Design pp_buffer_wrapper, start of the top module:
module pp_buffer_wrapper #(
    parameter BRAM0_DEPTH = 32,
    parameter BRAM0_DW = 64,
    parameter BRAM1_DEPTH = 32,
    parameter BRAM1_DW = 64,
    parameter BURST_LEN_WIDTH = 8,
    parameter NUM_BURST_WIDTH = 8,
    parameter DDR_ADDR_WIDTH = 29,
    parameter DDR_DW = 64,
    parameter BRAM0_ADDR_WIDTH = $clog2(BRAM0_DEPTH),
    parameter BRAM1_ADDR_WIDTH = $clog2(BRAM1_DEPTH)
)
(
    input clk,
    input rst_n,
    input rd_start,
    input [BURST_LEN_WIDTH - 1 : 0] rd_burst_len,
    input [NUM_BURST_WIDTH - 1 : 0] rd_num_burst,
    input [DDR_ADDR_WIDTH - 1 : 0] rd_start_addr,    
    output rd_ready,
    output rd_done,
    input [BRAM0_ADDR_WIDTH - 1 : 0] rd_start_bram_addr,
    input bram0_r_en,
    input bram1_r_en,
    output [BRAM0_DW - 1 : 0] bram0_rdata,
    output [BRAM1_DW - 1 : 0] bram1_rdata,
    input [BRAM0_ADDR_WIDTH - 1 : 0] bram0_r_addr,
    input [BRAM1_ADDR_WIDTH - 1 : 0] bram1_r_addr,
    output [3: 0] m_axi_arid,
    output [DDR_ADDR_WIDTH - 1 : 0] m_axi_araddr,
    output [BURST_LEN_WIDTH - 1 : 0] m_axi_arlen,
    output [2 : 0] m_axi_arsize,
    output [1 : 0] m_axi_arburst,
    output         m_axi_arlock,
    output [3 : 0] m_axi_arcache,
    output [2 : 0] m_axi_arprot,
    output [3 : 0] m_axi_arqos,
    output         m_axi_arvalid,
    input          m_axi_arready,
    output m_axi_rready,
    input m_axi_rlast,
    input m_axi_rvalid,
    input [1 : 0] m_axi_rresp,
    input [3 : 0] m_axi_rid,
    input [DDR_DW - 1 : 0] m_axi_rdata
);
Size: roughly 13,000 cells after synthesis, about 170,000 um2 of cells after synthesis.
==> flow/config.mk <==
export PLATFORM = sky130hd
export DESIGN_NAME = pp_buffer_wrapper
export DESIGN_NICKNAME = pp_buffer_wrapper
export VERILOG_FILES = /design/flow/design.v
export SDC_FILE = /design/flow/constraint.sdc
export NUM_CORES = 4
export LEC_CHECK = 0
export ABC_AREA = 1
export CAP_MARGIN = 30
export CORE_ASPECT_RATIO = 1.68
export CORE_MARGIN = 2
export CORE_UTILIZATION = 67
export CTS_CLUSTER_DIAMETER = 189
export CTS_CLUSTER_SIZE = 15
export GPL_ROUTABILITY_DRIVEN = 1
export GPL_TIMING_DRIVEN = 0
export HOLD_SLACK_MARGIN = 0.17
export MAX_ROUTING_LAYER = met4
export PLACE_DENSITY = 0.46
export SLEW_MARGIN = 15
export TNS_END_PERCENT = 45
==> flow/constraint.sdc <==
create_clock -name core_clock -period 5.86 [get_ports {clk}]
set_input_delay 1.1720 -clock core_clock [delete_from_list [all_inputs] [get_ports {clk}]]
set_output_delay 1.1720 -clock core_clock [all_outputs]
set_load 0.01 [all_outputs]
run.sh (not shown) runs the stock make flow with config.mk's settings and CLKGATE_MAP_FILE=.
==> next run, changes <==
Settings changed: ABC_AREA 1 to unset, CAP_MARGIN 30 to 15, CTS_CLUSTER_SIZE 15 to unset, GPL_ROUTABILITY_DRIVEN 1 to 0, GPL_TIMING_DRIVEN 0 to unset, HOLD_SLACK_MARGIN 0.17 to unset, MAX_ROUTING_LAYER met4 to met5, PLACE_DENSITY 0.46 to unset, PLACE_DENSITY_LB_ADDON set to 0.02, SLEW_MARGIN 15 to 20, TNS_END_PERCENT 45 to unset.
Clock period 5.86 ns to 1.88 ns, I/O delays scaled along.
After rerunning: With this change the flow completed, yet does not pass: negative setup slack. Critical path depth came out higher by 5. Power climbs to 4.1 times its value. Die area decreases by a few percent. Clock power climbs to 3.7 times its value. Via count goes down by a quarter to a third.

Setup of run 1:
pp_buffer_wrapper again, from the RTL that the note above started with.
clock: 2.46 ns
lec_check: 0
cap_margin: 20
cell_pad_in_sites_detail_placement: 2
core_aspect_ratio: 1.06
core_margin: 10
core_utilization: 27
cts_cluster_diameter: 57
hold_slack_margin: 0.17
max_routing_layer: met4
min_routing_layer: met2
place_density: 0.48
setup_slack_margin: 0.25
slew_margin: 15
Final checks on run 1, whose flow otherwise completed, came back failing, citing setup timing.
What run 2 does differently from run 1 at the input level:
# run 1
export LEC_CHECK = 0
export CAP_MARGIN = 20
export CELL_PAD_IN_SITES_DETAIL_PLACEMENT = 2
export CORE_ASPECT_RATIO = 1.06
export CORE_MARGIN = 10
export CORE_UTILIZATION = 27
export CTS_CLUSTER_DIAMETER = 57
export HOLD_SLACK_MARGIN = 0.17
export MAX_ROUTING_LAYER = met4
export MIN_ROUTING_LAYER = met2
export PLACE_DENSITY = 0.48
export SETUP_SLACK_MARGIN = 0.25
export SLEW_MARGIN = 15
create_clock -name core_clock -period 2.46 [get_ports {clk}]
# run 2
export LEC_CHECK = 0
export CAP_MARGIN = 20
export CORE_MARGIN = 2
export CORE_UTILIZATION = 72
export PLACE_DENSITY = 0.66
export SETUP_SLACK_MARGIN = -0.19
export SLEW_MARGIN = 20
create_clock -name core_clock -period 1.92 [get_ports {clk}]
--- outcome ---
Although run 2 finished all stages, its layout failed final checks on setup timing. Final worst setup slack was lower in run 2 than in run 1. Relative to run 1, the count of TritonRoute iterations in the first routing pass of run 2 is lower by 5. Summary of run 2 over run 1: logic depth of the worst path, buffers included down 4, finished layout cell area decreased by 3.9% relative to the old numbers, cell row count moved down, post-place setup slack went down, combinational logic power rose about 23%.
Inputs modified between run 2 and run 3:
# run 2
export LEC_CHECK = 0
export CAP_MARGIN = 20
export CORE_MARGIN = 2
export CORE_UTILIZATION = 72
export PLACE_DENSITY = 0.66
export SETUP_SLACK_MARGIN = -0.19
export SLEW_MARGIN = 20
create_clock -name core_clock -period 1.92 [get_ports {clk}]
# run 3
export LEC_CHECK = 0
export CAP_MARGIN = 20
export CORE_MARGIN = 2
export CORE_UTILIZATION = 57
export SETUP_SLACK_MARGIN = 0.59
export SLEW_MARGIN = 20
create_clock -name core_clock -period 2.33 [get_ports {clk}]
Results
- From the logs: run 3 reached the end of the flow and failed the layout checks with setup timing.
- Run 3 vs. run 2: fraction of area in clock buffers and inverters up 0.40 points, critical path depth up 2.
- Setup fix buffers added after clock tree synthesis ended up about 70% higher on run 3 than on run 2.
- The core of run 3 is less densely filled than that of run 2.
- Diff run 3..run 2 | multi-input gate share of total cell area | negligible
- Total routing resource utilization after global routing (lower): run 3
Setup changes, run 3 to run 4
# run 3
export LEC_CHECK = 0
export CAP_MARGIN = 20
export CORE_MARGIN = 2
export CORE_UTILIZATION = 57
export SETUP_SLACK_MARGIN = 0.59
export SLEW_MARGIN = 20
create_clock -name core_clock -period 2.33 [get_ports {clk}]
# run 4
export LEC_CHECK = 0
export CAP_MARGIN = 15
export CORE_MARGIN = 2
export CORE_UTILIZATION = 58
export CTS_CLUSTER_SIZE = 30
export PLACE_DENSITY = 0.6
export SLEW_MARGIN = 20
create_clock -name core_clock -period 1.84 [get_ports {clk}]
Results
In run 4 the implementation completed, yet the final layout does not meet the checks, the culprit being setup timing.
Changes observed in run 4 relative to run 3: clock power +about 27%; post-layout utilization of the core grew by 2.9 points; number of max-slew violations in the final report roughly the same; period utilization moved up; fmax dropped 0.47%.
Going from run 3 to run 4, register-to-register path setup slack shrinks by 0.50 ns.
In the metrics for run 3 and run 4, the one carrying the higher buffers plus inverters on the worst setup path is run 4.
Run 4 vs. run 3: share of power burned in combinational logic rose 1.1 points; first-pass GRT wire length rose about 1%.
No activity file was given, so power comes from the tool's default toggle rates.
